## AXIS_FIR_v1_0
module AXIS_FIR_v1_0 # 
    (
        parameter integer C_S_AXIS_TDATA_WIDTH	= 16,
        parameter integer C_M_AXIS_TDATA_WIDTH	= 32,
        parameter integer C_M_AXIS_START_COUNT	= 32
    )
    (
        input wire [3:0] s_axis_tkeep,
        output wire [3:0] m_axis_tkeep,
        input wire  s_axis_aclk,
        input wire  s_axis_aresetn,
        output wire  s_axis_tready,
        input wire [C_S_AXIS_TDATA_WIDTH-1 : 0] s_axis_tdata,
        input wire [(C_S_AXIS_TDATA_WIDTH/8)-1 : 0] s_axis_tstrb,
        input wire  s_axis_tlast,
        input wire  s_axis_tvalid,
        input wire  m_axis_aclk,
        input wire  m_axis_aresetn,
        output wire  m_axis_tvalid,
        output wire [C_M_AXIS_TDATA_WIDTH-1 : 0] m_axis_tdata,
        output wire [(C_M_AXIS_TDATA_WIDTH/8)-1 : 0] m_axis_tstrb,
        output wire  m_axis_tlast,
        input wire  m_axis_tready
    );
    wire [C_S_AXIS_TDATA_WIDTH-1 : 0] fir_data_in;
    wire [C_M_AXIS_TDATA_WIDTH-1 : 0] fir_data_out;
    wire enable_fir;
    AXIS_FIR_v1_0_S_AXIS # ( 
        .C_S_AXIS_TDATA_WIDTH(C_S_AXIS_TDATA_WIDTH)
    ) AXIS_FIR_v1_0_S_AXIS_inst (
        .s_axis_tkeep(s_axis_tkeep),
        .enable_fir(enable_fir),
        .fir_data_in(fir_data_in),
        .S_AXIS_ACLK(s_axis_aclk),
        .S_AXIS_ARESETN(s_axis_aresetn),
        .S_AXIS_TREADY(s_axis_tready),
        .S_AXIS_TDATA(s_axis_tdata),
        .S_AXIS_TSTRB(s_axis_tstrb),
        .S_AXIS_TLAST(s_axis_tlast),
        .S_AXIS_TVALID(s_axis_tvalid)
    );
    AXIS_FIR_v1_0_M_AXIS # ( 
        .C_M_AXIS_TDATA_WIDTH(C_M_AXIS_TDATA_WIDTH),
        .C_M_START_COUNT(C_M_AXIS_START_COUNT)
    ) AXIS_FIR_v1_0_M_AXIS_inst (
  ...
Size: roughly 7,400 cells after synthesis, roughly 72 I/O pins, ~81,000 um2 of cells after synthesis.
==> flow/config.mk <==
export PLATFORM = sky130hd
export DESIGN_NAME = AXIS_FIR_v1_0
export DESIGN_NICKNAME = AXIS_FIR_v1_0
export VERILOG_FILES = /design/flow/design.v
export SDC_FILE = /design/flow/constraint.sdc
export NUM_CORES = 4
export LEC_CHECK = 0
export CAP_MARGIN = 20
export CELL_PAD_IN_SITES_GLOBAL_PLACEMENT = 1
export CORE_ASPECT_RATIO = 1.33
export CORE_MARGIN = 9
export CORE_UTILIZATION = 17
export GPL_ROUTABILITY_DRIVEN = 1
export GPL_TIMING_DRIVEN = 1
export HOLD_SLACK_MARGIN = -0.01
export MAX_ROUTING_LAYER = met4
export SETUP_SLACK_MARGIN = 0.71
export SLEW_MARGIN = 20
export TNS_END_PERCENT = 65
==> flow/constraint.sdc <==
create_clock -name core_clock -period 6.23 [get_ports {s_axis_aclk}]
set_input_delay 1.2460 -clock core_clock [delete_from_list [all_inputs] [get_ports {s_axis_aclk}]]
set_output_delay 1.2460 -clock core_clock [all_outputs]
set_load 0.01 [all_outputs]
run.sh (not shown) runs the stock make flow with config.mk's settings and CLKGATE_MAP_FILE=.
The starting point produced a layout that fails on setup timing.
==> next run, changes <==
Settings changed: CELL_PAD_IN_SITES_GLOBAL_PLACEMENT 1 to default, CORE_ASPECT_RATIO 1.33 to default, CORE_MARGIN 9 to 2, CORE_UTILIZATION 17 to 70, GPL_ROUTABILITY_DRIVEN 1 to default, GPL_TIMING_DRIVEN 1 to default, HOLD_SLACK_MARGIN -0.01 to default, SETUP_SLACK_MARGIN 0.71 to default, TNS_END_PERCENT 65 to default.
Clock period 6.23 ns to 6.09 ns, I/O delays scaled along.
The changed run finished but failed the layout checks on setup timing.
Sequential share of layout area increases by 2.2 points.
Clock skew decreases by 0.019 ns.
Routed wire length decreases by roughly a tenth.
Register-to-register slack degrades by 0.02 ns.
Global-route usage increases by 25 points.
==> next run, changes <==
Settings changed: CORE_UTILIZATION 70 to 40, MAX_ROUTING_LAYER met4 to default.
Clock period 6.09 ns to 8.0 ns, I/O delays scaled along.
The changed run went through all stages and came out clean.
Non-clock buffer count went down by 323.
Count of clock-buffer cells in the layout went down by 5.
Core utilization went down by 35 points.
Maximum frequency went down by 16%.
Via count went down by 4.6%.
Wire length went down by 0.43%.
Global-route usage went down by 15 points.
Worst setup slack improved by 0.76 ns.
Hold slack improved by 0.0043 ns.
==> next run, changes <==
Settings changed: ABC_AREA from default to 1, SETUP_SLACK_MARGIN from default to -0.36.
Routed wire length is higher by 32%.
Via count climbs by 24%.
Worst setup slack is better by 1.1 ns.
==> next run, changes <==
Settings changed: ABC_AREA 1 to default, CORE_UTILIZATION 40 to 31, SETUP_SLACK_MARGIN -0.36 to default.
Clock period 8.0 ns to 7.38 ns, I/O delays scaled along.
Cell count went down by 12%.
Register-to-register slack loses 1.6 ns.
Count of clock-buffer cells in the layout went down by 7.
Routed wire length went down by 23%.
First-iteration DRC count went down by 24%.
Final area went down by 5.8%.
Worst setup slack loses 1.6 ns.
Area after synthesis went down by 7.6%.
Sequential cell count stays the same.

Starting RTL as in the previous note.
Settings: LEC_CHECK=0, ABC_AREA=1, CAP_MARGIN=15, CELL_PAD_IN_SITES_DETAIL_PLACEMENT=1, CELL_PAD_IN_SITES_GLOBAL_PLACEMENT=1, CORE_ASPECT_RATIO=1.33, CORE_MARGIN=9, CORE_UTILIZATION=17, GPL_ROUTABILITY_DRIVEN=0, GPL_TIMING_DRIVEN=1, HOLD_SLACK_MARGIN=0.05, MAX_ROUTING_LAYER=met4, MIN_ROUTING_LAYER=met2, PLACE_DENSITY_LB_ADDON=0.2, SETUP_SLACK_MARGIN=0.71, SLEW_MARGIN=35, TNS_END_PERCENT=65; clock period 6.23 ns.
The starting point ran to the end with no violations.
Edit:
==> flow/config.mk (replaced) <==
export PLATFORM = sky130hd
export DESIGN_NAME = AXIS_FIR_v1_0
export DESIGN_NICKNAME = AXIS_FIR_v1_0
export VERILOG_FILES = /design/flow/design.v
export SDC_FILE = /design/flow/constraint.sdc
export NUM_CORES = 4
export LEC_CHECK = 0
export ABC_AREA = 1
export CAP_MARGIN = 30
export CORE_MARGIN = 2
export CORE_UTILIZATION = 40
export GPL_ROUTABILITY_DRIVEN = 0
export MAX_ROUTING_LAYER = met4
export MIN_ROUTING_LAYER = met2
export PLACE_DENSITY = 0.41
export SETUP_SLACK_MARGIN = -0.36
export SLEW_MARGIN = 20
==> flow/constraint.sdc (replaced) <==
create_clock -name core_clock -period 8.0 [get_ports {s_axis_aclk}]
set_input_delay 1.6000 -clock core_clock [delete_from_list [all_inputs] [get_ports {s_axis_aclk}]]
set_output_delay 1.6000 -clock core_clock [all_outputs]
set_load 0.01 [all_outputs]
The new run passed the timing, design-rule and antenna checks.
Synthesized cell count stays the same.
Via count fell slightly.
Utilization rose by 24 points.
Final cell count fell by a quarter to a third.
Cell area fell by a little under a tenth.
First-iteration DRC count rose by well over a third.
Clock-buffer cell count fell by 3.
Edit:
==> flow/config.mk (replaced) <==
export PLATFORM = sky130hd
export DESIGN_NAME = AXIS_FIR_v1_0
export DESIGN_NICKNAME = AXIS_FIR_v1_0
export VERILOG_FILES = /design/flow/design.v
export SDC_FILE = /design/flow/constraint.sdc
export NUM_CORES = 4
export LEC_CHECK = 0
export CAP_MARGIN = 0
export CORE_MARGIN = 2
export CORE_UTILIZATION = 72
export PLACE_DENSITY = 0.41
export SLEW_MARGIN = 20
==> flow/constraint.sdc (replaced) <==
create_clock -name core_clock -period 5.82 [get_ports {s_axis_aclk}]
set_input_delay 1.1640 -clock core_clock [delete_from_list [all_inputs] [get_ports {s_axis_aclk}]]
set_output_delay 1.1640 -clock core_clock [all_outputs]
set_load 0.01 [all_outputs]
What happened: Now the flow completed, yet does not pass: negative setup slack. Count of clock-buffer cells in the layout fell by 8. Cell area went down by 4.6%. Non-clock buffer count went up by 436. Hold slack stays flat. Final cell count fell by 26%.
Edit:
--- a/flow/config.mk
+++ b/flow/config.mk
@@ -7,6 +7,7 @@
 export LEC_CHECK = 0
-export CAP_MARGIN = 0
+export ABC_AREA = 1
+export CAP_MARGIN = 20
 export CORE_MARGIN = 2
 export CORE_UTILIZATION = 72
-export PLACE_DENSITY = 0.41
+export PLACE_DENSITY = 0.35
 export SLEW_MARGIN = 20
==> flow/constraint.sdc (replaced) <==
create_clock -name core_clock -period 4.59 [get_ports {s_axis_aclk}]
set_input_delay 0.9180 -clock core_clock [delete_from_list [all_inputs] [get_ports {s_axis_aclk}]]
set_output_delay 0.9180 -clock core_clock [all_outputs]
set_load 0.01 [all_outputs]
The changed run died in global routing with GRT-0232.
Synthesized area is higher by 8.2%.
Die area is higher by 8.1%.
Synthesized cell count is higher by 29%.
Edit:
--- a/flow/config.mk
+++ b/flow/config.mk
@@ -11,3 +11,3 @@
 export CORE_UTILIZATION = 72
-export PLACE_DENSITY = 0.35
+export PLACE_DENSITY_LB_ADDON = 0.02
 export SLEW_MARGIN = 20
==> flow/constraint.sdc (replaced) <==
create_clock -name core_clock -period 5.49 [get_ports {s_axis_aclk}]
set_input_delay 1.0980 -clock core_clock [delete_from_list [all_inputs] [get_ports {s_axis_aclk}]]
set_output_delay 1.0980 -clock core_clock [all_outputs]
set_load 0.01 [all_outputs]
The changed run produced a layout that fails on negative setup slack.
Die size is unchanged.
Area after synthesis stays the same.
Synthesized cell count stays the same.
Edit:
--- a/flow/config.mk
+++ b/flow/config.mk
@@ -7,7 +7,5 @@
 export LEC_CHECK = 0
-export ABC_AREA = 1
 export CAP_MARGIN = 20
 export CORE_MARGIN = 2
-export CORE_UTILIZATION = 72
-export PLACE_DENSITY_LB_ADDON = 0.02
+export CORE_UTILIZATION = 64
 export SLEW_MARGIN = 20
==> flow/constraint.sdc (replaced) <==
create_clock -name core_clock -period 5.96 [get_ports {s_axis_aclk}]
set_input_delay 1.1920 -clock core_clock [delete_from_list [all_inputs] [get_ports {s_axis_aclk}]]
set_output_delay 1.1920 -clock core_clock [all_outputs]
set_load 0.01 [all_outputs]
Outcome: The new run finished but failed the layout checks on negative setup slack; area after synthesis falls by a little under a tenth; fmax falls by roughly a tenth; worst setup slack loses 0.13 ns.
